==> flow/design.v (excerpt) <==
module chipmunk
	#(parameter addrSize = 12)
	(input clk,
	 input reset,
	 input [addrSize-1:0] startPC,
	 input [7:0] dataBus,
	 output [7:0] dataBusWrite,
	 output reg [addrSize-1:0] addrBus,
	 output weMem,
	 output done);
	reg [7:0] aReg;               
	reg [7:0] xReg;               
	reg [7:0] yReg;               
	reg [5:0] spReg;              
	reg [addrSize-1:0] pcReg;     
	reg [addrSize-1:0] pcRegAlt;  
	reg [addrSize-1:0] eaReg;     
	reg [7:0] dataReg;            
	wire [7:0] dataRegPlus = dataReg+1;  
	reg cFlagReg, zFlagReg, nFlagReg;
	reg [5:0] opcode;             
	reg [1:0] parameter_size;     
	reg [3:0] state;              
	reg finished;                 
	reg [7:0] dataBusOutput;        
	reg [3:0] nextState;            
	wire [7:0] addSubResult;        
	wire addSubCarryOut;
	wire [7:0] shifterResult;       
	wire shifterCarry;
	wire [7:0] bitOperationResult;  
	wire OpLoadA         = opcode[5:1] == 5'b00000;
	wire OpLoadX         = opcode[5:1] == 5'b00001;
	wire OpLoadY         = opcode[5:1] == 5'b00010;
	wire OpIncDecMem     = opcode[5:2] == 4'b0111 && opcode[0];
	wire OpRolRorMem     = (opcode == 6'b011001 || opcode == 6'b011011);
	wire OpIncDec        = opcode[5:1] == 5'b10101;
	wire OpInxDex        = opcode[5:1] == 5'b10110;
	wire OpInyDey        = opcode[5:1] == 5'b10111;
	wire OpSta           = opcode == 6'b100001;
	wire OpStx           = opcode == 6'b100011;
  ...
Size: ~1500 cells after synthesis, ~44 I/O pins, ~10000 um2 of cells after synthesis.
make LEC_CHECK=0 ABC_AREA=1 CAP_MARGIN=20 CORE_MARGIN=2 CORE_UTILIZATION=24 CTS_CLUSTER_DIAMETER=44 CTS_CLUSTER_SIZE=73 HOLD_SLACK_MARGIN=0.3 MAX_ROUTING_LAYER=met4 PLACE_DENSITY=0.4 SETUP_SLACK_MARGIN=1.11 SLEW_MARGIN=40 finish   # period 5.09 ns
run.sh (not shown) runs the stock make flow with config.mk's settings and CLKGATE_MAP_FILE=.
Then changed:
==> flow/config.mk (replaced) <==
export PLATFORM = sky130hd
export DESIGN_NAME = chipmunk
export DESIGN_NICKNAME = chipmunk
export VERILOG_FILES = /design/flow/design.v
export SDC_FILE = /design/flow/constraint.sdc
export NUM_CORES = 4
export LEC_CHECK = 0
export ABC_AREA = 1
export CAP_MARGIN = 20
export CORE_MARGIN = 2
export CORE_UTILIZATION = 65
export CTS_CLUSTER_SIZE = 73
export SLEW_MARGIN = 20
==> flow/constraint.sdc (replaced) <==
create_clock -name core_clock -period 3.68 [get_ports {clk}]
set_input_delay 0.7360 -clock core_clock [delete_from_list [all_inputs] [get_ports {clk}]]
set_output_delay 0.7360 -clock core_clock [all_outputs]
set_load 0.01 [all_outputs]
The changed run completed, yet does not pass: negative setup slack. Via count goes up by 8.5%. Routed wire length decreases by 13%. Clock power goes up by 27%.
Then changed:
--- a/flow/config.mk
+++ b/flow/config.mk
@@ -10,4 +10,5 @@
 export CORE_MARGIN = 2
-export CORE_UTILIZATION = 65
+export CORE_UTILIZATION = 72
 export CTS_CLUSTER_SIZE = 73
+export SETUP_SLACK_MARGIN = -0.3
 export SLEW_MARGIN = 20
==> flow/constraint.sdc (replaced) <==
create_clock -name core_clock -period 3.21 [get_ports {clk}]
set_input_delay 0.6420 -clock core_clock [delete_from_list [all_inputs] [get_ports {clk}]]
set_output_delay 0.6420 -clock core_clock [all_outputs]
set_load 0.01 [all_outputs]
The changed run never finished: it broke off in global routing (5_1_grt). Synthesized area is unchanged. Synthesized cell count does not change. Die area shrinks by 9.4%.
Then changed:
--- a/flow/config.mk
+++ b/flow/config.mk
@@ -10,5 +10,4 @@
 export CORE_MARGIN = 2
-export CORE_UTILIZATION = 72
-export CTS_CLUSTER_SIZE = 73
-export SETUP_SLACK_MARGIN = -0.3
+export CORE_UTILIZATION = 68
+export PLACE_DENSITY = 0.36
 export SLEW_MARGIN = 20
==> flow/constraint.sdc (replaced) <==
create_clock -name core_clock -period 4.17 [get_ports {clk}]
set_input_delay 0.8340 -clock core_clock [delete_from_list [all_inputs] [get_ports {clk}]]
set_output_delay 0.8340 -clock core_clock [all_outputs]
set_load 0.01 [all_outputs]
Outcome: Now the flow finished clean. Die area climbs by 5.7%. Synthesized area stays the same. Synthesized cell count does not change.
Then changed:
--- a/flow/config.mk
+++ b/flow/config.mk
@@ -7,7 +7,6 @@
 export LEC_CHECK = 0
-export ABC_AREA = 1
 export CAP_MARGIN = 20
 export CORE_MARGIN = 2
-export CORE_UTILIZATION = 68
-export PLACE_DENSITY = 0.36
+export CORE_UTILIZATION = 72
 export SLEW_MARGIN = 20
+export TNS_END_PERCENT = 20
==> flow/constraint.sdc (replaced) <==
create_clock -name core_clock -period 4.53 [get_ports {clk}]
set_input_delay 0.9060 -clock core_clock [delete_from_list [all_inputs] [get_ports {clk}]]
set_output_delay 0.9060 -clock core_clock [all_outputs]
set_load 0.01 [all_outputs]
What happened: The changed run completed with no timing, DRC or antenna violations. Worst setup slack improves by 51 ps. Power falls by 5.2%. Hold slack gets better by 49 ps. Routed wire length drops by 3.1%. Synthesized cell count fell by 16%. Utilization rose by 5.7 points. Global-route usage rises by 1.1 points. Synthesized area goes up by 3.6%. Final cell count went down by 15%. Critical path depth climbs by 9. Sequential power drops by about 8%.
Then changed:
--- a/flow/config.mk
+++ b/flow/config.mk
@@ -9,4 +9,3 @@
 export CORE_MARGIN = 2
-export CORE_UTILIZATION = 72
+export CORE_UTILIZATION = 65
 export SLEW_MARGIN = 20
-export TNS_END_PERCENT = 20
==> flow/constraint.sdc (replaced) <==
create_clock -name core_clock -period 3.95 [get_ports {clk}]
set_input_delay 0.7900 -clock core_clock [delete_from_list [all_inputs] [get_ports {clk}]]
set_output_delay 0.7900 -clock core_clock [all_outputs]
set_load 0.01 [all_outputs]
After rerunning: The new run finished with negative setup slack left; synthesized area does not change; sequential cell count stays the same; synthesized cell count stays the same; first-iteration DRC count is lower by 12%; cell area is higher by 6.6%; die area is higher by 10%; clock power is lower by 7.1%; sequential power is higher by about 20%; routed wire length is higher by 4.1%.

Starting RTL as in the previous note.
export LEC_CHECK = 0
export ABC_AREA = 1
export CAP_MARGIN = 0
export CORE_MARGIN = 2
export CORE_UTILIZATION = 66
export CTS_CLUSTER_DIAMETER = 44
export CTS_CLUSTER_SIZE = 79
export MAX_ROUTING_LAYER = met5
export PLACE_DENSITY_LB_ADDON = 0.2
export SLEW_MARGIN = 40
create_clock -name core_clock -period 3.83 [get_ports {clk}]
The baseline produced a layout that fails on negative setup slack.
Rerun with:
==> flow/config.mk (replaced) <==
export PLATFORM = sky130hd
export DESIGN_NAME = chipmunk
export DESIGN_NICKNAME = chipmunk
export VERILOG_FILES = /design/flow/design.v
export SDC_FILE = /design/flow/constraint.sdc
export NUM_CORES = 4
export LEC_CHECK = 0
export CAP_MARGIN = 20
export CORE_MARGIN = 2
export CORE_UTILIZATION = 68
export SLEW_MARGIN = 20
==> flow/constraint.sdc (replaced) <==
create_clock -name core_clock -period 5.97 [get_ports {clk}]
set_input_delay 1.1940 -clock core_clock [delete_from_list [all_inputs] [get_ports {clk}]]
set_output_delay 1.1940 -clock core_clock [all_outputs]
set_load 0.01 [all_outputs]
Now the flow passed the timing, design-rule and antenna checks; clock-buffer cell count is higher by 1; synthesized area came out higher by a few percent; clock skew barely changes; routed wire length decreases by roughly a tenth; setup slack gains 740 ps.
Rerun with:
--- a/flow/config.mk
+++ b/flow/config.mk
@@ -6,6 +6,7 @@
 export NUM_CORES = 4
 export LEC_CHECK = 0
+export ABC_AREA = 1
 export CAP_MARGIN = 20
 export CORE_MARGIN = 2
-export CORE_UTILIZATION = 68
+export CORE_UTILIZATION = 64
 export SLEW_MARGIN = 20
==> flow/constraint.sdc (replaced) <==
create_clock -name core_clock -period 4.34 [get_ports {clk}]
set_input_delay 0.8680 -clock core_clock [delete_from_list [all_inputs] [get_ports {clk}]]
set_output_delay 0.8680 -clock core_clock [all_outputs]
set_load 0.01 [all_outputs]
Outcome: Hold slack loses 17 ps; clock power climbs by about 36%; final cell count climbs by about 22%.
Rerun with:
--- a/flow/config.mk
+++ b/flow/config.mk
@@ -9,4 +9,5 @@
 export CAP_MARGIN = 20
 export CORE_MARGIN = 2
-export CORE_UTILIZATION = 64
+export CORE_UTILIZATION = 67
+export CTS_CLUSTER_SIZE = 73
 export SLEW_MARGIN = 20
==> flow/constraint.sdc (replaced) <==
create_clock -name core_clock -period 3.87 [get_ports {clk}]
set_input_delay 0.7740 -clock core_clock [delete_from_list [all_inputs] [get_ports {clk}]]
set_output_delay 0.7740 -clock core_clock [all_outputs]
set_load 0.01 [all_outputs]
Outcome: The changed run ran to the end with no violations; global-route usage rises by 2.8 points; combinational power rises by about a fifth; routed wire length rises by a few percent; clock-buffer cell count is unchanged; worst setup slack got worse by 140 ps; register-to-register slack got worse by 150 ps; area after synthesis is unchanged; power rises by about a fifth; non-clock buffer count rises by 30; clock skew stays flat.
Rerun with:
--- a/flow/config.mk
+++ b/flow/config.mk
@@ -10,4 +10,6 @@
 export CORE_MARGIN = 2
 export CORE_UTILIZATION = 67
+export CTS_CLUSTER_DIAMETER = 360
 export CTS_CLUSTER_SIZE = 73
+export SETUP_SLACK_MARGIN = -0.17
 export SLEW_MARGIN = 20
==> flow/constraint.sdc (replaced) <==
create_clock -name core_clock -period 3.19 [get_ports {clk}]
set_input_delay 0.6380 -clock core_clock [delete_from_list [all_inputs] [get_ports {clk}]]
set_output_delay 0.6380 -clock core_clock [all_outputs]
set_load 0.01 [all_outputs]
Result: With this change the flow did not get past global routing (5_1_grt) (GRT-0232); die size does not change; synthesized area is unchanged; synthesized cell count does not change.

chipmunk again, from the RTL that the note above started with.
make LEC_CHECK=0 CAP_MARGIN=30 CORE_MARGIN=2 CORE_UTILIZATION=16 CTS_CLUSTER_SIZE=71 GPL_TIMING_DRIVEN=1 HOLD_SLACK_MARGIN=0.15 MAX_ROUTING_LAYER=met5 MIN_ROUTING_LAYER=met2 PLACE_DENSITY_LB_ADDON=0.14 SETUP_SLACK_MARGIN=0.7 SLEW_MARGIN=10 TNS_END_PERCENT=15 finish   # period 2.65 ns
The starting point completed, yet does not pass: negative setup slack.
==> next run, changes <==
Settings changed: CAP_MARGIN 30 to 20, CORE_UTILIZATION 16 to 33, CTS_CLUSTER_SIZE 71 to not set, GPL_TIMING_DRIVEN 1 to not set, HOLD_SLACK_MARGIN 0.15 to not set, MAX_ROUTING_LAYER met5 to not set, MIN_ROUTING_LAYER met2 to not set, PLACE_DENSITY_LB_ADDON 0.14 to not set, SETUP_SLACK_MARGIN 0.7 to not set, SLEW_MARGIN 10 to 20, TNS_END_PERCENT 15 to not set.
Clock period 2.65 ns to 4.69 ns, I/O delays scaled along.
What happened:
- The changed run ran to the end with no violations
- clock-buffer cell count came out higher by 3
- worst hold slack gets better by 5.0 ps
- cell area went down by a quarter to a third
- worst setup slack is better by 2000 ps
- total power shrinks by well over a third
- area after synthesis is unchanged
- critical path depth is lower by 2
- clock skew falls by 8.6 ps
==> next run, changes <==
Settings changed: CORE_UTILIZATION 33 to 40.
What happened: Hold slack gets worse by 11 ps. Global-route usage increases by 6.0 points. Critical path depth is unchanged. Non-clock buffer count increases by 2. Worst setup slack is better by 40 ps. Clock power shrinks by about 3.7%. First-iteration DRC count rose by 7.1%.
==> next run, changes <==
Settings changed: CORE_UTILIZATION 40 to 68.
Clock period 4.69 ns to 4.33 ns, I/O delays scaled along.
After rerunning: The new run produced a layout that fails on negative setup slack. Via count grows by 5.8%. Worst setup slack gets worse by 260 ps. Final cell count is lower by 5.5%. Wire length went up by 1.5%.

Setup of the baseline:
Starting RTL as in the previous note.
Settings: LEC_CHECK=0, ABC_AREA=0, CAP_MARGIN=20, CORE_ASPECT_RATIO=0.5, CORE_MARGIN=2, CORE_UTILIZATION=72, CTS_CLUSTER_DIAMETER=248, CTS_CLUSTER_SIZE=99, PLACE_DENSITY=0.36, SLEW_MARGIN=20, TNS_END_PERCENT=20; clock period 2.96 ns.
The baseline never completed, since it errored out during global routing.
Input changes introduced in the candidate (baseline for comparison: the baseline):
Settings: the clock period (ns, I/O delays scaled along) changed from 2.96 to 2.38.
==> comparison <==
Comparing the candidate against the baseline, there is no change at all in number of input and output port buffers inserted. Going from the baseline to the candidate, synthesized cell count held; vertical extent of the die held; cell count after placement went up 91. Summary — post-DP HPWL, the candidate relative to the baseline: higher, by about 20%. Comparing the baseline against the candidate, there is no change at all in total of flip-flops plus latches after synthesis. The candidate did not make it past clock tree synthesis, where a tool error ended it. Looking only at global placement routability congestion, and setting everything else aside, the higher value of the candidate and the baseline goes to the candidate. The candidate vs. the baseline: number of top-level pins ~0 delta, total cell area at the placement stage +about 6%. Per the comparison of the candidate with the baseline, total cell area reported by yosys after synthesis neither gained nor lost much, worst slack at placement decreased by 540 ps relative to the old numbers.

chipmunk again, from the RTL that the note above started with.
clock: 4.79 ns
lec_check: 0
cap_margin: 15
cell_pad_in_sites_detail_placement: 0
cell_pad_in_sites_global_placement: 2
core_aspect_ratio: 1.88
core_margin: 2
core_utilization: 24
cts_cluster_diameter: 228
cts_cluster_size: 16
max_routing_layer: met5
min_routing_layer: met2
place_density: 0.41
slew_margin: 30
tns_end_percent: 20
Edit:
CAP_MARGIN = 20   (was 15)
CELL_PAD_IN_SITES_DETAIL_PLACEMENT = default   (was 0)
CELL_PAD_IN_SITES_GLOBAL_PLACEMENT = default   (was 2)
CORE_ASPECT_RATIO = default   (was 1.88)
CTS_CLUSTER_DIAMETER = 44   (was 228)
CTS_CLUSTER_SIZE = default   (was 16)
HOLD_SLACK_MARGIN = 0.1   (was default)
MIN_ROUTING_LAYER = default   (was met2)
SLEW_MARGIN = 40   (was 30)
TNS_END_PERCENT = default   (was 20)
clock period = 5.51 ns   (was 4.79 ns; I/O delays follow)
Outcome:
- count of clock-buffer cells in the layout increases by 1
- via count decreases by 33%
- flip-flop count is unchanged
- combinational power decreases by 34%
- setup slack gets better by 260 ps
- design area decreases by 7.8%
- global-route usage decreases by 22 points
- final cell count decreases by 4.8%
- total power decreases by 26%
- area after synthesis is unchanged
- non-clock buffer count decreases by 106
Edit:
CELL_PAD_IN_SITES_DETAIL_PLACEMENT = 2   (was default)
CTS_CLUSTER_SIZE = 66   (was default)
SLEW_MARGIN = 30   (was 40)
clock period = 5.63 ns   (was 5.51 ns; I/O delays follow)
Sequential cell count stays the same.
Global-route usage goes up by 1.8 points.
First-iteration DRC count decreases by 14%.
Total power shrinks by 1.5%.
Setup slack improves by 13 ps.
Sequential power drops by 2.8%.
Synthesized area is unchanged.
Core utilization falls by 0.19 points.
Die size is unchanged.
Wire length came out higher by 8.3%.
Cell area goes down by about 0.7%.
Edit:
ABC_AREA = 1   (was default)
CELL_PAD_IN_SITES_DETAIL_PLACEMENT = default   (was 2)
CTS_CLUSTER_SIZE = 73   (was 66)
HOLD_SLACK_MARGIN = 0.28   (was 0.1)
PLACE_DENSITY = 0.42   (was 0.41)
SETUP_SLACK_MARGIN = 1.11   (was default)
SLEW_MARGIN = 40   (was 30)
clock period = 5.09 ns   (was 5.63 ns; I/O delays follow)
What happened:
- hold slack degrades by 20 ps
- synthesized cell count came out higher by about a fifth
- final cell count came out higher by about a fifth
Edit:
CAP_MARGIN = 0   (was 20)
CORE_UTILIZATION = 66   (was 24)
CTS_CLUSTER_SIZE = 78   (was 73)
HOLD_SLACK_MARGIN = default   (was 0.28)
PLACE_DENSITY = default   (was 0.42)
PLACE_DENSITY_LB_ADDON = 0.2   (was default)
SETUP_SLACK_MARGIN = default   (was 1.11)
clock period = 3.82 ns   (was 5.09 ns; I/O delays follow)
Outcome:
- The changed run completed, yet does not pass: setup timing
- total power went up by 34%
- die size went down by 63%
- wire length went down by 8.3%
Edit:
ABC_AREA = default   (was 1)
CAP_MARGIN = 20   (was 0)
CORE_UTILIZATION = 65   (was 66)
CTS_CLUSTER_DIAMETER = default   (was 44)
CTS_CLUSTER_SIZE = default   (was 78)
MAX_ROUTING_LAYER = default   (was met5)
PLACE_DENSITY_LB_ADDON = default   (was 0.2)
SLEW_MARGIN = 20   (was 40)
clock period = 3.87 ns   (was 3.82 ns; I/O delays follow)
Effect: The changed run produced a layout that fails on setup timing; non-clock buffer count increases by 81; count of clock-buffer cells in the layout decreases by 1; cell area increases by 8.8%; sequential share of layout area decreases by 1.8 points; via count decreases by 7.3%; wire length decreases by 3.0%; sequential power is about the same; first-iteration DRC count decreases by 33%; setup slack gets worse by 280 ps.
Power is estimated from default activity; no workload was simulated.
